==> 09-20: inputs <==
Design neuron_intra_Nbits, start of the top module:
module neuron_intra_Nbits #(
    parameter N = 16,
    parameter N_INPUTS = 16,
    parameter LOG_N_INPUTS = 4  
) (
    input  wire                         clk,
    input  wire                         rst,
    input  wire                         en,
    input  wire signed [N*N_INPUTS-1:0] W,     
    input  wire signed [N*N_INPUTS-1:0] X_N,   
    output reg signed [         N-1:0] Out
);
make LEC_CHECK=0 CAP_MARGIN=20 CELL_PAD_IN_SITES_DETAIL_PLACEMENT=0 CELL_PAD_IN_SITES_GLOBAL_PLACEMENT=1 CORE_MARGIN=2 CORE_UTILIZATION=41 GPL_ROUTABILITY_DRIVEN=1 MAX_ROUTING_LAYER=met5 SLEW_MARGIN=20 TNS_END_PERCENT=5 finish   # period 22.5 ns
run.sh (not shown) runs the stock make flow with config.mk's settings and CLKGATE_MAP_FILE=.
==> 04-05: changes against 09-20 <==
- CAP_MARGIN: 20 -> 15
- CELL_PAD_IN_SITES_GLOBAL_PLACEMENT: 1 -> 0
- CORE_UTILIZATION: 41 -> 72
- SETUP_SLACK_MARGIN: unset -> -0.58
- TNS_END_PERCENT: 5 -> unset
==> flow/constraint.sdc (replaced) <==
create_clock -name core_clock -period 9.61 [get_ports {clk}]
set_input_delay 1.9220 -clock core_clock [delete_from_list [all_inputs] [get_ports {clk}]]
set_output_delay 1.9220 -clock core_clock [all_outputs]
set_load 0.01 [all_outputs]
==> 05-01: changes against 09-20 <==
- ABC_AREA: unset -> 1
- CORE_UTILIZATION: 41 -> 64
- SETUP_SLACK_MARGIN: unset -> 0.41
- TNS_END_PERCENT: 5 -> unset
==> flow/constraint.sdc (replaced) <==
create_clock -name core_clock -period 10.7 [get_ports {clk}]
set_input_delay 2.1400 -clock core_clock [delete_from_list [all_inputs] [get_ports {clk}]]
set_output_delay 2.1400 -clock core_clock [all_outputs]
set_load 0.01 [all_outputs]
==> flow_summary.yaml <==
# generated from flow reports
worst_hold_path:
  min_to: "Out[13]"
setup_path:
  r2r_end: "Out[10]"
  path_depth: 35
synthesis:
  synth_chip_area_sq_um: 158000
  netlist.area_leader.share: 0.639
cts:
  clkTransAtPathRegs_ps: 80
  cts-resized-gates: 0
outcome:
  status: "finished clean"
# the run above: 09-20

==> flow_summary.yaml <==
# generated from flow reports
outcome:
  status: "complete, but fails checks"
  violations: "setup timing"
synthesis:
  netlist.area_leader.share: 0.639
setup_path:
  r2r_end: "Out[1]"
  path_depth: 36
cts:
  clkTransAtPathRegs_ps: 70
final_timing:
  setup_viol: 27
  setup_slack_ps: -2440
# the run above: 04-05

==> flow_summary.yaml <==
# generated from flow reports
outcome:
  status: "complete, but fails checks"
  violations: "setup timing"
final_timing:
  setup_viol: 22
  setup_slack_ps: -816
synthesis:
  netlist.area_leader.share: 0.621
# the run above: 05-01


========
==> v6: inputs <==
neuron_intra_Nbits again, from the RTL that the note above started with.
==> flow/design.v (excerpt) <==
module neuron_intra_Nbits #(
    parameter N = 16,
    parameter N_INPUTS = 16,
    parameter LOG_N_INPUTS = 4  
) (
    input  wire                         clk,
    input  wire                         rst,
    input  wire                         en,
    input  wire signed [N*N_INPUTS-1:0] W,     
    input  wire signed [N*N_INPUTS-1:0] X_N,   
    output reg signed [         N-1:0] Out
);
  wire signed [2*N*N_INPUTS-1:0] prod;
  wire signed [         N-1:0] act_out;
  genvar i;
  generate
    for (i = 0; i < N_INPUTS; i = i + 1) begin : mults
      wire signed [N-1:0] Wi;
      wire signed [N-1:0] Xi;
      assign Wi = W[i*N+:N];
      assign Xi = X_N[i*N+:N];
      assign prod[i*2*N+:2*N] = Wi * Xi;
    end
  endgenerate
  genvar j, k;
  generate
    for (j = 0; j < LOG_N_INPUTS; j = j + 1) begin : ADDER_TREE
      wire signed [2*N*(N_INPUTS >> (j+1))-1:0] sum_stage;
      if(j == 0) begin
        for (k = 0; k < (N_INPUTS >> (j+1)); k = k + 1) begin : STAGE0
          assign sum_stage[2*k*N+:2*N] = prod[2*k*2*N+:2*N] + prod[(2*k+1)*2*N+:2*N];
        end
      end else begin
        for (k = 0; k < (N_INPUTS >> (j+1)); k = k + 1) begin : STAGEJ
          assign sum_stage[2*k*N+:2*N] = ADDER_TREE[j-1].sum_stage[2*k*2*N+:2*N] + ADDER_TREE[j-1].sum_stage[(2*k+1)*2*N+:2*N];
        end
      end
    end
    wire signed [2*N-1:0] sum_all;
    assign sum_all = ADDER_TREE[LOG_N_INPUTS-1].sum_stage;
  endgenerate
  reg signed [2*N-1:0] acc;
  always @(posedge clk or posedge rst) begin
    if (rst) begin
		acc <= 0;
		Out <= 0;
	 end
    else if (en) begin
		acc <= sum_all;
		Out <= act_out;
	 end
  end
  localparam signed [N-1:0] MAX_VAL = {1'b0, {(N-1){1'b1}}};  
  assign act_out = (acc < 0) ? 0 : (acc > MAX_VAL) ? MAX_VAL : acc;
endmodule
Settings: LEC_CHECK=0, CAP_MARGIN=20, CELL_PAD_IN_SITES_DETAIL_PLACEMENT=0, CELL_PAD_IN_SITES_GLOBAL_PLACEMENT=1, CORE_MARGIN=2, CORE_UTILIZATION=24, CTS_CLUSTER_SIZE=10, GPL_ROUTABILITY_DRIVEN=1, GPL_TIMING_DRIVEN=1, HOLD_SLACK_MARGIN=-0.09, MAX_ROUTING_LAYER=met5, MIN_ROUTING_LAYER=met2, PLACE_DENSITY_LB_ADDON=0.09, SETUP_SLACK_MARGIN=4.1, SLEW_MARGIN=20, TNS_END_PERCENT=35; clock period 13.8 ns.
==> v18 (differences from v6) <==
- CELL_PAD_IN_SITES_DETAIL_PLACEMENT: 0 -> unset
- CELL_PAD_IN_SITES_GLOBAL_PLACEMENT: 1 -> unset
- CORE_UTILIZATION: 24 -> 67
- CTS_CLUSTER_SIZE: 10 -> unset
- GPL_ROUTABILITY_DRIVEN: 1 -> unset
- GPL_TIMING_DRIVEN: 1 -> unset
- HOLD_SLACK_MARGIN: -0.09 -> unset
- MAX_ROUTING_LAYER: met5 -> met4
- MIN_ROUTING_LAYER: met2 -> unset
- PLACE_DENSITY_LB_ADDON: 0.09 -> unset
- SETUP_SLACK_MARGIN: 4.1 -> 1.17
- TNS_END_PERCENT: 35 -> unset
==> flow/constraint.sdc (replaced) <==
create_clock -name core_clock -period 11.0 [get_ports {clk}]
set_input_delay 2.2000 -clock core_clock [delete_from_list [all_inputs] [get_ports {clk}]]
set_output_delay 2.2000 -clock core_clock [all_outputs]
set_load 0.01 [all_outputs]
==> comparison table <==
|  | v6 | v18 |
|---|---|---|
| Per-cell via count in the routed design | 5.70 | 5.51 |
| Uppermost layer routed | met5 | met4 |
| Die span in y | 815 um | 490 um |
| Clock distribution area overhead in the final layout | 0.0915% | 0.0909% |
| Half-perimeter wire length after placement | 644000 um | 476000 um |
| Routed wl met2 | 387000 um | 253000 um |
| Number of placed instances with taps included | 25986 | 21180 |
| Total routed wire length on the met1 layer | 0 um | 178000 um |
| Global routing usage on met1 | 0% | 56.2% |
| Met3 usage in global routing | 44.8% | 7.84% |
| Net count reported at finish | 23934 | 24870 |
| Slew of the pin with the lowest slew margin | 1080 ps | 934 ps |
| Minimum setup slack after placement | -368 ps | -1750 ps |
| Setup fix buffers added after clock tree synthesis | 104 | 237 |
| Cell Count, Final, Fillers Out | 26365 | 21660 |
| Data required time at the worst endpoint | 14040 ps | 11200 ps |
| Initial antenna violation count | 68 | 28 |
| Vias in the first global route | 194354 | 132270 |
| Status | finished clean | complete, but fails checks |
| Layout check failures | - | negative setup slack |
| Placement-stage cell area | 183000 um2 | 181000 um2 |
